==> flow/design.v (excerpt) <==
module microP(
    input clk,
    input reset,
    output [7:0] imem_addr,
    input [16:0] imem_data,
    output [7:0] dmem_addr,
    output [7:0] dmem_wdata,
    output dmem_we,
    input [7:0] dmem_rdata,
    input [7:0] data_in,
    output out_we,
    output [7:0] data_out_col,
    output [7:0] data_out_addr
    );
Size: ~930 cells after synthesis, about 77 I/O pins.
make LEC_CHECK=0 CAP_MARGIN=20 CORE_MARGIN=2 CORE_UTILIZATION=71 CTS_CLUSTER_SIZE=40 SLEW_MARGIN=20 finish   # period 2.01 ns
run.sh (not shown) runs the stock make flow with config.mk's settings and CLKGATE_MAP_FILE=.
The starting point failed in clock tree synthesis (4_1_cts), error DPL-0038.
Change:
Settings changed: CORE_UTILIZATION 71 to 65, CTS_CLUSTER_SIZE 40 to 32, PLACE_DENSITY set to 0.6.
Clock period 2.01 ns to 3.35 ns, I/O delays scaled along.
Now the flow stopped in global routing (5_1_grt). Die size came out higher by a little under a tenth. Synthesized area is unchanged. Synthesized cell count is unchanged.
Change:
Settings changed: CORE_UTILIZATION 65 to 40, CTS_CLUSTER_SIZE 32 to not set.
Clock period 3.35 ns to 4.5 ns, I/O delays scaled along.
What happened:
- The changed run completed with no timing, DRC or antenna violations
- synthesized cell count does not change
- die area goes up by well over a third
- synthesized area does not change
Change:
Settings changed: CORE_UTILIZATION 40 to 66, PLACE_DENSITY 0.6 to not set.
Clock period 4.5 ns to 3.63 ns, I/O delays scaled along.
What happened: The new run completed, yet does not pass: negative setup slack; cell area grows by a few percent; synthesized area stays the same; via count grows by a quarter to a third; final cell count shrinks by a few percent; power grows by a quarter to a third; clock-buffer cell count grows by 1.

---

== run 1 ==
Starting RTL as in the previous note.
==> flow/config.mk <==
export PLATFORM = sky130hd
export DESIGN_NAME = microP
export DESIGN_NICKNAME = microP
export VERILOG_FILES = /design/flow/design.v
export SDC_FILE = /design/flow/constraint.sdc
export NUM_CORES = 4
export LEC_CHECK = 0
export ABC_AREA = 1
export CAP_MARGIN = 20
export CORE_MARGIN = 2
export CORE_UTILIZATION = 66
export CTS_CLUSTER_DIAMETER = 341
export CTS_CLUSTER_SIZE = 98
export PLACE_DENSITY = 0.6
export SETUP_SLACK_MARGIN = -0.21
export SLEW_MARGIN = 20
export TNS_END_PERCENT = 15
==> flow/constraint.sdc <==
create_clock -name core_clock -period 2.3 [get_ports {clk}]
set_input_delay 0.4600 -clock core_clock [delete_from_list [all_inputs] [get_ports {clk}]]
set_output_delay 0.4600 -clock core_clock [all_outputs]
set_load 0.01 [all_outputs]
Run status, run 1: aborted in 5_1_grt, error GRT-0232
For run 2, these inputs were changed with respect to run 1:
Settings: removing CTS_CLUSTER_DIAMETER (formerly 341); removing CTS_CLUSTER_SIZE (formerly 98); changing CORE_UTILIZATION from 66 to 40; removing TNS_END_PERCENT (formerly 15); removing SETUP_SLACK_MARGIN (formerly -0.21); removing ABC_AREA (formerly 1); changing the clock period (ns, I/O delays scaled along) from 2.3 to 5.0.
### Flow results
- Compared with run 1, in run 2 die span in x has increased; die extent in y increased by 33 µm relative to the old numbers; synthesized cell area decreased by 160 µm² relative to the old numbers.
- Going from run 1 to run 2, total die area grows by 9500 µm².
- Going from run 1 to run 2, yosys-reported design area after synthesis dropped 1.6%, number of instances in the placed design fell 24%, synthesized netlist cell count dropped 356.
- Apart from run 1, each of run 2 and run 1 ends the flow with a layout that passes the timing, design-rule and antenna checks.
- What ended run 1 was a tool error in 5_1_grt; the run never finished.
[inputs] run 3 vs run 2
Settings: putting ABC_AREA at 1 where nothing was set; swapping 40 for 59 in CORE_UTILIZATION; swapping 2 for 5 in CORE_MARGIN; putting GPL_TIMING_DRIVEN at 0 where nothing was set; swapping 20 for 15 in SLEW_MARGIN; putting CTS_CLUSTER_SIZE at 89 where nothing was set; clearing PLACE_DENSITY, which used to be 0.6; putting CORE_ASPECT_RATIO at 1.05 where nothing was set.
## What came out
Taking run 3 over run 2, the floorplan die height ratio works out to 0.892.
Dominant kind of combinational cell = simple AND/OR/NAND/NOR gates: run 3; dominant kind of combinational cell = AND-OR/OR-AND gates: run 2
Logic depth of the worst setup path including buffers: run 3 vs run 2, no meaningful difference
A origin of the worst setup path of MD_w[0]$_DFFE_PP_ is what run 2 shows, while data_in[4] belongs to run 3.
Comparing the two runs side by side, run 3 comes out behind run 2 on summed area of non-filler cells in the final layout.
Total power (run 3 over run 2): increase, 1600 µW
Run 3 vs. run 2: combinational share of power went up by 19 points.
### run 3 -> run 4
Settings: a deleted ABC_AREA that had been 1; a change of CORE_MARGIN from 5 to 2; a deleted CTS_CLUSTER_SIZE that had been 89; a deleted GPL_TIMING_DRIVEN that had been 0; a change of SLEW_MARGIN from 15 to 20.
In the reports for run 3 and run 4, the larger number of unique standard cell types used by synthesis belongs to run 4. Run 3 vs run 4, leading power group: combinational cells vs sequential cells. Summary: with run 3 as the reference, synthesized cell count in run 4 moved down by more than a quarter. Run 4 vs run 3 — number of tap cells inserted dropped by more than 10%. On post-placement cell area: run 4 sits below run 3.
Power is estimated from default activity; no workload was simulated.
